Design fft_4pt, start of the top module:
module fft_4pt #(
    parameter DATA_WIDTH = 16
) (
    input clk,
    input rst_n,
    input data_valid_in,
    input  signed [DATA_WIDTH-1:0] x0_r,
    input  signed [DATA_WIDTH-1:0] x0_i,
    input  signed [DATA_WIDTH-1:0] x1_r,
    input  signed [DATA_WIDTH-1:0] x1_i,
    input  signed [DATA_WIDTH-1:0] x2_r,
    input  signed [DATA_WIDTH-1:0] x2_i,
    input  signed [DATA_WIDTH-1:0] x3_r,
    input  signed [DATA_WIDTH-1:0] x3_i,
    output data_valid_out,
    output signed [DATA_WIDTH+1:0] X0_r,
    output signed [DATA_WIDTH+1:0] X0_i,
    output signed [DATA_WIDTH+1:0] X1_r,
    output signed [DATA_WIDTH+1:0] X1_i,
    output signed [DATA_WIDTH+1:0] X2_r,
    output signed [DATA_WIDTH+1:0] X2_i,
    output signed [DATA_WIDTH+1:0] X3_r,
    output signed [DATA_WIDTH+1:0] X3_i
);
make LEC_CHECK=0 ABC_AREA=0 CAP_MARGIN=40 CELL_PAD_IN_SITES_DETAIL_PLACEMENT=0 CORE_MARGIN=9 CORE_UTILIZATION=34 GPL_TIMING_DRIVEN=0 MAX_ROUTING_LAYER=met4 MIN_ROUTING_LAYER=met1 PLACE_DENSITY_LB_ADDON=0.27 SLEW_MARGIN=20 finish   # period 4.86 ns
run.sh (not shown) runs the stock make flow with config.mk's settings and CLKGATE_MAP_FILE=.
The starting point passed the timing, DRC and antenna checks.
Next try:
--- a/flow/config.mk
+++ b/flow/config.mk
@@ -8,10 +8,11 @@
 export ABC_AREA = 0
-export CAP_MARGIN = 40
+export CAP_MARGIN = 20
 export CELL_PAD_IN_SITES_DETAIL_PLACEMENT = 0
-export CORE_MARGIN = 9
-export CORE_UTILIZATION = 34
-export GPL_TIMING_DRIVEN = 0
+export CORE_MARGIN = 2
+export CORE_UTILIZATION = 68
+export CTS_CLUSTER_SIZE = 35
+export GPL_TIMING_DRIVEN = 1
 export MAX_ROUTING_LAYER = met4
 export MIN_ROUTING_LAYER = met1
-export PLACE_DENSITY_LB_ADDON = 0.27
+export SETUP_SLACK_MARGIN = 1.11
 export SLEW_MARGIN = 20
Effect:
- The new run completed without violations
- final cell count went down by 15%
- clock skew went down by 0.0077 ns
- power went down by 1.5%
- wire length went down by 4.9%
- worst setup slack improves by 0.20 ns
- worst hold slack improves by 0.090 ns
- count of clock-buffer cells in the layout went down by 3
- die area went down by 54%
Next try:
==> flow/config.mk (replaced) <==
export PLATFORM = sky130hd
export DESIGN_NAME = fft_4pt
export DESIGN_NICKNAME = fft_4pt
export VERILOG_FILES = /design/flow/design.v
export SDC_FILE = /design/flow/constraint.sdc
export NUM_CORES = 4
export LEC_CHECK = 0
export CAP_MARGIN = 20
export CORE_MARGIN = 2
export CORE_UTILIZATION = 40
export SLEW_MARGIN = 20
==> flow/constraint.sdc (replaced) <==
create_clock -name core_clock -period 2.83 [get_ports {clk}]
set_input_delay 0.5660 -clock core_clock [delete_from_list [all_inputs] [get_ports {clk}]]
set_output_delay 0.5660 -clock core_clock [all_outputs]
set_load 0.01 [all_outputs]
Outcome:
- clock-buffer cell count falls by 3
- clock power grows by 78%
- area after synthesis does not change
- synthesized cell count stays the same
- total power came out higher by 73%
- sequential share of layout area fell by 1.2 points
- final cell count rose by 12%
Next try:
==> flow/constraint.sdc (replaced) <==
create_clock -name core_clock -period 3.0 [get_ports {clk}]
set_input_delay 0.6000 -clock core_clock [delete_from_list [all_inputs] [get_ports {clk}]]
set_output_delay 0.6000 -clock core_clock [all_outputs]
set_load 0.01 [all_outputs]
Total power went down by about 7%.
Register-to-register slack improved by 0.11 ns.
Worst hold slack stays flat.
Cell area falls by about 0.9%.
Clock power came out lower by 9.1%.
Via count stays flat.
Sequential share of layout area rose by 0.30 points.
Clock skew drops by 0.0050 ns.
Setup slack gains 0.11 ns.
Final cell count decreases by 0.75%.
Global-route usage stays flat.
Next try:
--- a/flow/config.mk
+++ b/flow/config.mk
@@ -9,3 +9,4 @@
 export CORE_MARGIN = 2
-export CORE_UTILIZATION = 40
+export CORE_UTILIZATION = 66
+export CTS_CLUSTER_DIAMETER = 100
 export SLEW_MARGIN = 20
==> flow/constraint.sdc (replaced) <==
create_clock -name core_clock -period 1.57 [get_ports {clk}]
set_input_delay 0.3140 -clock core_clock [delete_from_list [all_inputs] [get_ports {clk}]]
set_output_delay 0.3140 -clock core_clock [all_outputs]
set_load 0.01 [all_outputs]
This time the run ended with an error in 4_1_cts.
Die size goes down by well over a third.
Synthesized cell count stays the same.
Area after synthesis does not change.
Next try:
--- a/flow/config.mk
+++ b/flow/config.mk
@@ -9,4 +9,4 @@
 export CORE_MARGIN = 2
-export CORE_UTILIZATION = 66
-export CTS_CLUSTER_DIAMETER = 100
-export SLEW_MARGIN = 20
+export CORE_UTILIZATION = 40
+export PLACE_DENSITY_LB_ADDON = 0.15
+export SLEW_MARGIN = 35
==> flow/constraint.sdc (replaced) <==
create_clock -name core_clock -period 3.0 [get_ports {clk}]
set_input_delay 0.6000 -clock core_clock [delete_from_list [all_inputs] [get_ports {clk}]]
set_output_delay 0.6000 -clock core_clock [all_outputs]
set_load 0.01 [all_outputs]
Effect: The new run completed with no timing, DRC or antenna violations; synthesized area is unchanged; die size grows by 63%; synthesized cell count does not change.
Power and IR drop assume default switching activity.
